Design int_calc, start of the top module:
module int_calc(clk, rst, start, A, B, done, int_add, int_sub, int_mul, int_div, int_mod, addCo, addCy, subCo, subCy);
   input clk;
   input rst;
   input start;
   input [63:0] A;
   input [31:0] B;
   output done;
   output [31:0] int_add;
   output [31:0] int_sub;
   output [63:0] int_mul;
   output [31:0] int_div;
   output [31:0] int_mod;
	output addCo;
	output addCy;
	output subCo;
	output subCy;
   reg [31:0] a_r;
   reg [31:0] b_r;
   reg        busy;
   wire       mul_idle;
   wire       div_idle;
   assign done = busy & mul_idle & div_idle;
   always @(posedge clk) begin
      if (start) begin
         a_r <= A[31:0];
         b_r <= B;
      end
      if (rst) busy <= 1'b0;
      else if (start) busy <= 1'b1;
      else if (done) busy <= 1'b0;
   end
   adder_32bits adder(.A(a_r),
                      .B(b_r),
                      .Ctr(1'b0),
                      .S(int_add),
                      .Co(addCo),
                      .Cy(addCy));
   adder_32bits suber(.A(a_r),
                      .B(b_r),
                      .Ctr(1'b1),
                      .S(int_sub),
                      .Co(subCo),
                      .Cy(subCy));
   mul_32_32_64 muler(.clk(clk),
                      .rst(rst),
                      .start(start),
                      .a(a_r),
                      .b(B),
                      .out(int_mul),
  ...
==> flow/config.mk <==
export PLATFORM = sky130hd
export DESIGN_NAME = int_calc
export DESIGN_NICKNAME = int_calc
export VERILOG_FILES = /design/flow/design.v
export SDC_FILE = /design/flow/constraint.sdc
export NUM_CORES = 4
export LEC_CHECK = 0
export CAP_MARGIN = 20
export CORE_MARGIN = 2
export CORE_UTILIZATION = 72
export PLACE_DENSITY_LB_ADDON = 0.27
export SLEW_MARGIN = 20
==> flow/constraint.sdc <==
create_clock -name core_clock -period 15.0 [get_ports {clk}]
set_input_delay 3.0000 -clock core_clock [delete_from_list [all_inputs] [get_ports {clk}]]
set_output_delay 3.0000 -clock core_clock [all_outputs]
set_load 0.01 [all_outputs]
run.sh (not shown) runs the stock make flow with config.mk's settings and CLKGATE_MAP_FILE=.
The baseline reached the layout checks and failed them: setup timing.
Change:
Settings changed: CORE_UTILIZATION 72 to 40, PLACE_DENSITY_LB_ADDON 0.27 to unset, SETUP_SLACK_MARGIN set to 1.5.
Clock period 15.0 ns to 19.2 ns, I/O delays scaled along.
The changed run passed the timing, design-rule and antenna checks.
Sequential share of layout area came out lower by 0.54 points.
Design area came out higher by 1.4%.
Routed wire length came out lower by 8.2%.
Hold slack stays flat.
First-iteration DRC count came out lower by 58%.
Register-to-register slack is better by 4.2 ns.
Via count came out lower by 12%.
Clock-buffer cell count came out higher by 4.
Change:
Settings changed: CORE_UTILIZATION 40 to 60, SETUP_SLACK_MARGIN 1.5 to unset.
Clock period 19.2 ns to 10.6 ns, I/O delays scaled along.
Now the flow completed, yet does not pass: setup timing. Via count is higher by 4.1%. Global-route usage rose by 9.2 points. Register-to-register slack is worse by 8.3 ns. Power went up by 79%. Area after synthesis stays the same. Sequential share of layout area grows by 0.26 points. Wire length drops by 5.0%.

---

== v23 ==
Starting RTL as in the previous note.
clock: 10.6 ns
lec_check: 0
cap_margin: 20
core_margin: 2
core_utilization: 72
cts_cluster_diameter: 94
cts_cluster_size: 23
place_density_lb_addon: 0.27
setup_slack_margin: 2.96
slew_margin: 20
tns_end_percent: 50
Every stage of v23 finished as expected; the final checks, on the other hand, flagged setup timing, which means the layout fails.
> inputs changed (v23 -> v45)
# v23
export LEC_CHECK = 0
export CAP_MARGIN = 20
export CORE_MARGIN = 2
export CORE_UTILIZATION = 72
export CTS_CLUSTER_DIAMETER = 94
export CTS_CLUSTER_SIZE = 23
export PLACE_DENSITY_LB_ADDON = 0.27
export SETUP_SLACK_MARGIN = 2.96
export SLEW_MARGIN = 20
export TNS_END_PERCENT = 50
create_clock -name core_clock -period 10.6 [get_ports {clk}]
# v45
export LEC_CHECK = 0
export CAP_MARGIN = 20
export CORE_MARGIN = 2
export CORE_UTILIZATION = 72
export CTS_CLUSTER_SIZE = 39
export PLACE_DENSITY_LB_ADDON = 0.27
export SETUP_SLACK_MARGIN = 3.98
export SLEW_MARGIN = 20
create_clock -name core_clock -period 13.7 [get_ports {clk}]
- Of v45 and v23, not a single run came through the flow clean.
- Layout checks on v23: not met. Flow itself completed; violations: setup timing.
- Period utilization in v45 vs v23: down 28 points
- v23 has higher fraction of power consumed by combinational cells than v45.
- Going from v23 to v45, sequential share of cell area now smaller, via count normalized by instance count shows an increase of 4.0%, clock skew lost 0.0051 ns.
Modified inputs, v51 compared to v45
# v45
export LEC_CHECK = 0
export CAP_MARGIN = 20
export CORE_MARGIN = 2
export CORE_UTILIZATION = 72
export CTS_CLUSTER_SIZE = 39
export PLACE_DENSITY_LB_ADDON = 0.27
export SETUP_SLACK_MARGIN = 3.98
export SLEW_MARGIN = 20
create_clock -name core_clock -period 13.7 [get_ports {clk}]
# v51
export LEC_CHECK = 0
export CAP_MARGIN = 20
export CORE_MARGIN = 2
export CORE_UTILIZATION = 72
export CTS_CLUSTER_DIAMETER = 52
export CTS_CLUSTER_SIZE = 39
export PLACE_DENSITY = 0.37
export SETUP_SLACK_MARGIN = 2.7
export SLEW_MARGIN = 20
create_clock -name core_clock -period 10.6 [get_ports {clk}]
### Flow results
Changes observed in v51 relative to v45: combinational share of cell area shows a reduction of 0.25 points; cell count shows an increase of 13. Of v45 and v51, the run reporting the lower ratio of final minimum period to clock period was v45. | final core area utilization | v51 vs v45 | 0.53 points higher |. Flop share of the area down 0.24 points in v51 wrt v45. Going from v45 to v51, combinational share of power decreased by 0.6 points relative to the old numbers, power share of the clock group went up by 0.7 points. Every stage of v51 finished as expected; the final checks, on the other hand, flagged setup timing, which means the layout fails.
#### Input delta (v3 over v51)
# v51
export LEC_CHECK = 0
export CAP_MARGIN = 20
export CORE_MARGIN = 2
export CORE_UTILIZATION = 72
export CTS_CLUSTER_DIAMETER = 52
export CTS_CLUSTER_SIZE = 39
export PLACE_DENSITY = 0.37
export SETUP_SLACK_MARGIN = 2.7
export SLEW_MARGIN = 20
create_clock -name core_clock -period 10.6 [get_ports {clk}]
# v3
export LEC_CHECK = 0
export CAP_MARGIN = 20
export CORE_MARGIN = 2
export CORE_UTILIZATION = 58
export SETUP_SLACK_MARGIN = 1.5
export SLEW_MARGIN = 20
create_clock -name core_clock -period 10.7 [get_ports {clk}]
==> comparison <==
[v3] flow finished | final checks: failed | reasons: setup timing
Although v51 finished all stages, its layout failed final checks on setup timing.
Met1 usage (v3 over v51): decrease, 13 points
Of v51 and v3, the lower per-cell via count in the routed design belongs to v3.
From v51 to v3 the numbers moved as follows: die extent in y increased 11%, number of pins exceeding their max-slew limit in the final report essentially unchanged, number of antenna repair diodes increased 3, number of clock buffer instances in the layout increased about 25%.
Clock-pin slew reported for the worst setup and hold paths after clock tree synthesis (higher): v51
v51 and v3 ended up with nearly the same power in sequential cells.
Area growth from synthesis to final layout: v3 vs v51 up 1.2 points
Relative to v51, the endpoint arrival time on the critical path of v3 is lower by 0.06 ns.

---

Setup of run A:
int_calc again, from the RTL that the note above started with.
==> flow/config.mk <==
export PLATFORM = sky130hd
export DESIGN_NAME = int_calc
export DESIGN_NICKNAME = int_calc
export VERILOG_FILES = /design/flow/design.v
export SDC_FILE = /design/flow/constraint.sdc
export NUM_CORES = 4
export LEC_CHECK = 0
export ABC_AREA = 0
export CAP_MARGIN = 20
export CORE_ASPECT_RATIO = 1.54
export CORE_MARGIN = 2
export CORE_UTILIZATION = 57
export CTS_CLUSTER_SIZE = 50
export MAX_ROUTING_LAYER = met4
export PLACE_DENSITY_LB_ADDON = 0.28
export SETUP_SLACK_MARGIN = -0.74
export SLEW_MARGIN = 15
==> flow/constraint.sdc <==
create_clock -name core_clock -period 10.8 [get_ports {clk}]
set_input_delay 2.1600 -clock core_clock [delete_from_list [all_inputs] [get_ports {clk}]]
set_output_delay 2.1600 -clock core_clock [all_outputs]
set_load 0.01 [all_outputs]
The flow completed for run A, but it is not clean: the layout still shows setup timing.
Setup changes, run A to run B
Settings: MAX_ROUTING_LAYER: met4 -> unset; CORE_ASPECT_RATIO: 1.54 -> unset; PLACE_DENSITY_LB_ADDON: 0.28 -> unset; SETUP_SLACK_MARGIN: -0.74 -> unset; ABC_AREA: 0 -> unset; CORE_UTILIZATION: 57 -> 72; SLEW_MARGIN: 15 -> 20; CTS_CLUSTER_SIZE: 50 -> 23; the clock period (ns, I/O delays scaled along): 10.8 -> 15.0.
[summary]
The final report for run B shows a completed flow and a layout that fails verification, specifically setup timing.
Run B ended with less number of buffers outside the clock class in the layout than run A.
Per the comparison of run B with run A, first-pass GRT wire length picked up an extra 13000 µm, total via count in the routed design now larger, sequential power went down by 27%.
Diff run A and run B: portion of total power attributed to sequential cells higher in run A
[inputs] run C vs run B
Settings: SETUP_SLACK_MARGIN now 1.84, previously not set; PLACE_DENSITY_LB_ADDON now 0.01, previously not set; CTS_CLUSTER_SIZE now 25, was 23; the clock period (ns, I/O delays scaled along) now 12.3, was 15.0.
### Flow results
- Each of run C and run B falls short of a clean finish.
- In run C the implementation ran to completion but is not tape-out ready, as the final checks report setup timing.
- Comparing total of cells resized after clock tree synthesis for run C and run B, the smaller number came from run B.
- Run B -> run C: clock insertion delay at the later pin of the skew report flat
- Compared with run B, run C ends up with more cell area.
- Final estimated routing congestion in global placement of run B is on par with run C.
diff inputs: run C => run D
Settings: CTS_CLUSTER_SIZE: 25 -> unset; CORE_UTILIZATION: 72 -> 40; PLACE_DENSITY_LB_ADDON: 0.01 -> unset; SETUP_SLACK_MARGIN: 1.84 -> 1.5; the clock period (ns, I/O delays scaled along): 12.3 -> 21.0.
==> comparison <==
Diff run C -> run D: combinational power -47%; required time at the endpoint of the critical path now sits higher; die outline area up about 80%. Relative to run C, the global-route usage of run D is lower by 23 points. Run D reports a lower count of non-CTS buffers in the layout than run C does. Worst path setup slack after routing (lower): run C. Run D did not stop at any stage, and its layout met the timing, design-rule and antenna checks. When run D is set beside run C, its relative slew slack turns out to be 11 points larger.
What run E does differently from run D at the input level:
Settings: swapping 40 for 61 in CORE_UTILIZATION; swapping 21.0 for 13.2 in the clock period (ns, I/O delays scaled along).
## What came out
The final report for run E shows a completed flow and a layout that fails verification, specifically setup timing. Compared to run D, run E has count of vias placed by the detailed router 681 higher. Cell area | run E vs run D | run E smaller. The sum of routed wire segments on met1 of run E is lower than that of run D. Run E ends up with lower setup slack than run D does.
What run F does differently from run E at the input level:
Settings: setting ABC_AREA to 1 for the first time; setting CTS_CLUSTER_SIZE to 23 for the first time; removing SETUP_SLACK_MARGIN (formerly 1.5); changing CORE_UTILIZATION from 61 to 72; setting PLACE_DENSITY to 0.79 for the first time; changing the clock period (ns, I/O delays scaled along) from 13.2 to 12.2.
--- outcome ---
Completing all stages was not enough for run F: its layout failed the final checks because of setup timing.
Looking at largest cell class by area, the registers result is from run E; the logic gates one comes from run F.
Hold slack on run F is behind run E.
Diff run E and run F: yosys synthesis chip area higher in run F
Data arrival at the endpoint of the critical path is higher on run F
Comparing run E and run F, the lower power share of the combinational group is on run E.
Going from run E to run F, count of unique library cells instantiated by Yosys shrinks by about 43%.
Power and IR drop assume default switching activity.
